==> 02-25: inputs <==
// fir_filter
module fir_filter(
    input               		clk,
    input               		n_rst,
    input  		signed	[7:0] 	din,    
    output reg 	signed 	[7:0] 	dout 
);
clock: 9.52 ns
lec_check: 0
abc_area: 1
cap_margin: 15
cell_pad_in_sites_detail_placement: 1
cell_pad_in_sites_global_placement: 3
core_aspect_ratio: 1.01
core_margin: 6
core_utilization: 66
cts_cluster_diameter: 191
cts_cluster_size: 48
gpl_timing_driven: 1
max_routing_layer: met4
min_routing_layer: met1
place_density_lb_addon: 0.2
setup_slack_margin: 2.7
slew_margin: 5
tns_end_percent: 20
run.sh (not shown) runs the stock make flow with config.mk's settings and CLKGATE_MAP_FILE=.
==> inputs of 09-28, as changes to 02-25 <==
==> flow/config.mk (replaced) <==
export PLATFORM = sky130hd
export DESIGN_NAME = fir_filter
export DESIGN_NICKNAME = fir_filter
export VERILOG_FILES = /design/flow/design.v
export SDC_FILE = /design/flow/constraint.sdc
export NUM_CORES = 4
export LEC_CHECK = 0
export CAP_MARGIN = 20
export CORE_MARGIN = 2
export CORE_UTILIZATION = 48
export SLEW_MARGIN = 20
==> flow/constraint.sdc (replaced) <==
create_clock -name core_clock -period 5.55 [get_ports {clk}]
set_input_delay 1.1100 -clock core_clock [delete_from_list [all_inputs] [get_ports {clk}]]
set_output_delay 1.1100 -clock core_clock [all_outputs]
set_load 0.01 [all_outputs]
==> inputs of 02-11, as changes to 02-25 <==
==> flow/config.mk (replaced) <==
export PLATFORM = sky130hd
export DESIGN_NAME = fir_filter
export DESIGN_NICKNAME = fir_filter
export VERILOG_FILES = /design/flow/design.v
export SDC_FILE = /design/flow/constraint.sdc
export NUM_CORES = 4
export LEC_CHECK = 0
export CAP_MARGIN = 30
export CELL_PAD_IN_SITES_DETAIL_PLACEMENT = 1
export CORE_ASPECT_RATIO = 1.82
export CORE_MARGIN = 2
export CORE_UTILIZATION = 40
export CTS_CLUSTER_SIZE = 34
export GPL_ROUTABILITY_DRIVEN = 0
export GPL_TIMING_DRIVEN = 1
export MAX_ROUTING_LAYER = met4
export MIN_ROUTING_LAYER = met2
export PLACE_DENSITY_LB_ADDON = 0.07
export SETUP_SLACK_MARGIN = -0.6
export SLEW_MARGIN = 20
==> flow/constraint.sdc (replaced) <==
create_clock -name core_clock -period 6.0 [get_ports {clk}]
set_input_delay 1.2000 -clock core_clock [delete_from_list [all_inputs] [get_ports {clk}]]
set_output_delay 1.2000 -clock core_clock [all_outputs]
set_load 0.01 [all_outputs]
==> comparison table <==
                                                                       02-25                   02-11                   09-28
Outcome                                                       did not finish  no timing/DRC/antenna violations  no timing/DRC/antenna violations
Last stage reached                                      3_1_place_gp_skip_io                       -                       -
Met2 routed WL                                                             -                25400 um                12600 um
M2 GR Usage                                                                -                   43.5%                   28.0%
Setup crit start kind                                                      -               flip-flop               flip-flop
Synthesized area                                                  16800 um^2              16000 um^2              16000 um^2
Depth of the most critical reg-to-reg path                                 -                      22                      24
Setup slack at placement                                                   -                0.357 ns                0.188 ns
CTS HTree Levels                                                           -                       1                       1
Unique cell type count in the Yosys netlist                               38                      47                      47
Insertion delay at the late pin of the worst-skew pair                     -                 0.57 ns                 0.54 ns
Worst min-delay path endpoint                                              -  sum_w01d[12]$_DFF_PN0_  sum_w03d[11]$_DFF_PN0_
Largest incremental delay on the critical path                             -                 0.49 ns                 0.51 ns

* * *

==> 09-11: inputs <==
==> flow/design.v <==
module fir_filter(
    input               		clk,
    input               		n_rst,
    input  		signed	[7:0] 	din,    
    output reg 	signed 	[7:0] 	dout 
);
localparam signed B0 = -24;
localparam signed B1 = -21;
localparam signed B2 =   0;
localparam signed B3 =  37;
localparam signed B4 =  80;
localparam signed B5 = 114;
localparam signed B6 = 127;
reg signed [7:0] din_d;
reg signed [7:0] din_d1;
reg signed [7:0] din_d2;
reg signed [7:0] din_d3;
reg signed [7:0] din_d4;
reg signed [7:0] din_d5;
reg signed [7:0] din_d6;
reg signed [7:0] din_d7;
reg signed [7:0] din_d8;
reg signed [7:0] din_d9;
reg signed [7:0] din_d10;
reg signed [7:0] din_d11;
reg signed [7:0] din_d12;
wire signed [8:0] sum_w0;
wire signed [8:0] sum_w1;
wire signed [8:0] sum_w2;
wire signed [8:0] sum_w3;
wire signed [8:0] sum_w4;
wire signed [8:0] sum_w5;
wire signed [8:0] sum_w6;
wire signed [16:0] mul_0;
wire signed [16:0] mul_1;
wire signed [16:0] mul_2;
wire signed [16:0] mul_3;
wire signed [16:0] mul_4;
wire signed [16:0] mul_5;
wire signed [16:0] mul_6;
reg signed [16:0] mul_0d;
reg signed [16:0] mul_1d;
reg signed [16:0] mul_2d;
reg signed [16:0] mul_3d;
reg signed [16:0] mul_4d;
reg signed [16:0] mul_5d;
reg signed [16:0] mul_6d;
wire signed [17:0] sum_w00;
wire signed [17:0] sum_w01;
wire signed [17:0] sum_w02;
wire signed [17:0] sum_w03;
reg signed [17:0] sum_w00d;
reg signed [17:0] sum_w01d;
reg signed [17:0] sum_w02d;
reg signed [17:0] sum_w03d;
wire signed [18:0] sum_w000;
wire signed [18:0] sum_w001;
wire signed [19:0] sum_all;
wire signed [7:0] sum_finish;
always @(posedge clk or negedge n_rst) begin
	if (!n_rst) begin 
		din_d <= 8'h0;
	end
	else begin 
		din_d <= din;
	end
end
always @(posedge clk or negedge n_rst) begin
    if (!n_rst) begin 
        dout <= 8'sd0;
	end
    else begin 
        dout <= sum_finish;
	end
end
always @(posedge clk or negedge n_rst) begin
    if (!n_rst) begin
        din_d1  <= 8'sd0; 
        din_d2  <= 8'sd0; 
        din_d3  <= 8'sd0; 
        din_d4  <= 8'sd0;
        din_d5  <= 8'sd0; 
        din_d6  <= 8'sd0; 
        din_d7  <= 8'sd0; 
        din_d8  <= 8'sd0;
        din_d9  <= 8'sd0; 
        din_d10 <= 8'sd0; 
        din_d11 <= 8'sd0; 
        din_d12 <= 8'sd0;
    end else begin
        din_d1  <= din_d;
        din_d2  <= din_d1;
        din_d3  <= din_d2;
        din_d4  <= din_d3;
        din_d5  <= din_d4;
        din_d6  <= din_d5;
        din_d7  <= din_d6;
        din_d8  <= din_d7;
        din_d9  <= din_d8;
        din_d10 <= din_d9;
        din_d11 <= din_d10;
        din_d12 <= din_d11;
    end
end
assign sum_w0 = $signed(din_d) + $signed(din_d12);
assign sum_w1 = $signed(din_d1) + $signed(din_d11);
assign sum_w2 = $signed(din_d2) + $signed(din_d10);
assign sum_w3 = $signed(din_d3) + $signed(din_d9);
assign sum_w4 = $signed(din_d4) + $signed(din_d8);
assign sum_w5 = $signed(din_d5) + $signed(din_d7);
assign sum_w6 = {din_d6[7], din_d6};   
assign mul_0 = $signed(B0) * $signed(sum_w0);
assign mul_1 = $signed(B1) * $signed(sum_w1);
assign mul_2 = $signed(B2) * $signed(sum_w2);
assign mul_3 = $signed(B3) * $signed(sum_w3);
assign mul_4 = $signed(B4) * $signed(sum_w4);
assign mul_5 = $signed(B5) * $signed(sum_w5);
assign mul_6 = $signed(B6) * $signed(sum_w6);
always @(posedge clk or negedge n_rst) begin
    if (!n_rst) begin 
        mul_0d <= 17'sd0;
        mul_1d <= 17'sd0;
        mul_2d <= 17'sd0;
        mul_3d <= 17'sd0;
        mul_4d <= 17'sd0;
        mul_5d <= 17'sd0;
        mul_6d <= 17'sd0;
    end 
	else begin 
        mul_0d <= mul_0;
        mul_1d <= mul_1;
        mul_2d <= mul_2;
        mul_3d <= mul_3;
        mul_4d <= mul_4;
        mul_5d <= mul_5;
        mul_6d <= mul_6;
    end
end
assign sum_w00 = $signed(mul_0d) + $signed(mul_1d); 
assign sum_w01 = $signed(mul_2d) + $signed(mul_3d); 
assign sum_w02 = $signed(mul_4d) + $signed(mul_5d);
assign sum_w03 = $signed(mul_6d);
always @(posedge clk or negedge n_rst) begin
    if (!n_rst) begin
        sum_w00d <= 18'sd0;
        sum_w01d <= 18'sd0;
        sum_w02d <= 18'sd0;
        sum_w03d <= 18'sd0;
    end 
	else begin
        sum_w00d <= sum_w00;
        sum_w01d <= sum_w01;
        sum_w02d <= sum_w02;
        sum_w03d <= sum_w03;
    end
end
assign sum_w000 = $signed(sum_w00d) + $signed(sum_w01d); 
assign sum_w001 = $signed(sum_w02d) + $signed(sum_w03d);
assign sum_all = $signed(sum_w000) + $signed(sum_w001);
assign sum_finish =	((sum_all[19]) && (sum_all[18:16] != 3'b111))? 8'h81 : 
 					((!sum_all[19]) && (sum_all[18:16] != 3'b000))? 8'h7F : sum_all[16:9];
endmodule
==> flow/run.sh <==
#!/bin/bash
# the make line also repeats each setting of config.mk as NAME=value (left out here)
make -C /OpenROAD-flow-scripts/flow DESIGN_CONFIG=/design/flow/config.mk WORK_HOME=/design/flow/orfs CLKGATE_MAP_FILE= finish
==> flow/config.mk <==
export PLATFORM = sky130hd
export DESIGN_NAME = fir_filter
export DESIGN_NICKNAME = fir_filter
export VERILOG_FILES = /design/flow/design.v
export SDC_FILE = /design/flow/constraint.sdc
export NUM_CORES = 4
export LEC_CHECK = 0
export ABC_AREA = 1
export CAP_MARGIN = 35
export CORE_MARGIN = 2
export CORE_UTILIZATION = 72
export CTS_CLUSTER_DIAMETER = 25
export CTS_CLUSTER_SIZE = 13
export PLACE_DENSITY_LB_ADDON = 0.19
export SETUP_SLACK_MARGIN = 1.07
export SLEW_MARGIN = 20
==> flow/constraint.sdc <==
create_clock -name core_clock -period 4.73 [get_ports {clk}]
set_input_delay 0.9460 -clock core_clock [delete_from_list [all_inputs] [get_ports {clk}]]
set_output_delay 0.9460 -clock core_clock [all_outputs]
set_load 0.01 [all_outputs]
==> 02-05: changes against 09-11 <==
Settings changed: CAP_MARGIN 35 to 30, CELL_PAD_IN_SITES_GLOBAL_PLACEMENT set to 0, CORE_ASPECT_RATIO set to 0.63, CORE_MARGIN 2 to 10, CORE_UTILIZATION 72 to 40, CTS_CLUSTER_DIAMETER 25 to unset, CTS_CLUSTER_SIZE 13 to 63, GPL_TIMING_DRIVEN set to 0, MIN_ROUTING_LAYER set to met1, PLACE_DENSITY_LB_ADDON 0.19 to unset, SETUP_SLACK_MARGIN 1.07 to unset, SLEW_MARGIN 20 to 35.
==> flow/constraint.sdc (replaced) <==
create_clock -name core_clock -period 6.0 [get_ports {clk}]
set_input_delay 1.2000 -clock core_clock [delete_from_list [all_inputs] [get_ports {clk}]]
set_output_delay 1.2000 -clock core_clock [all_outputs]
set_load 0.01 [all_outputs]
==> 02-17: changes against 09-11 <==
Settings changed: ABC_AREA 1 to unset, CAP_MARGIN 35 to 20, CORE_UTILIZATION 72 to 40, CTS_CLUSTER_DIAMETER 25 to unset, CTS_CLUSTER_SIZE 13 to unset, GPL_TIMING_DRIVEN set to 0, PLACE_DENSITY_LB_ADDON 0.19 to unset, SETUP_SLACK_MARGIN 1.07 to unset, SLEW_MARGIN 20 to 0.
==> flow/constraint.sdc (replaced) <==
create_clock -name core_clock -period 6.0 [get_ports {clk}]
set_input_delay 1.2000 -clock core_clock [delete_from_list [all_inputs] [get_ports {clk}]]
set_output_delay 1.2000 -clock core_clock [all_outputs]
set_load 0.01 [all_outputs]
==> notes <==
02-05 passed the timing, DRC and antenna checks. 02-17 finished with timing, DRC and antenna clean. 09-11 aborted during 5_1_grt.
Between 02-05 and 02-17, the lower core utilization is in 02-05 (gap 0.082 points).
Of 02-17 and 02-05, 02-05 has the higher design area (gap 3.9%, measured against 02-05).
In 02-05 the count of clock-buffer cells in the layout is lower than in 02-17, by 2.
Of 02-05 and 02-17, 02-05 has the higher maximum frequency (gap about 3%, measured against 02-17).
In sequential cell count, 02-17 and 02-05 do not differ.
In 02-05 the sequential share of layout area is lower than in 02-17, by 1.5 points.
Critical path depth is the same in 02-17 and 02-05.
Against 02-05, the via count of 02-17 is lower by 11%.
Between 02-05 and 02-17, the lower clock skew is in 02-17 (gap 0.0063 ns).
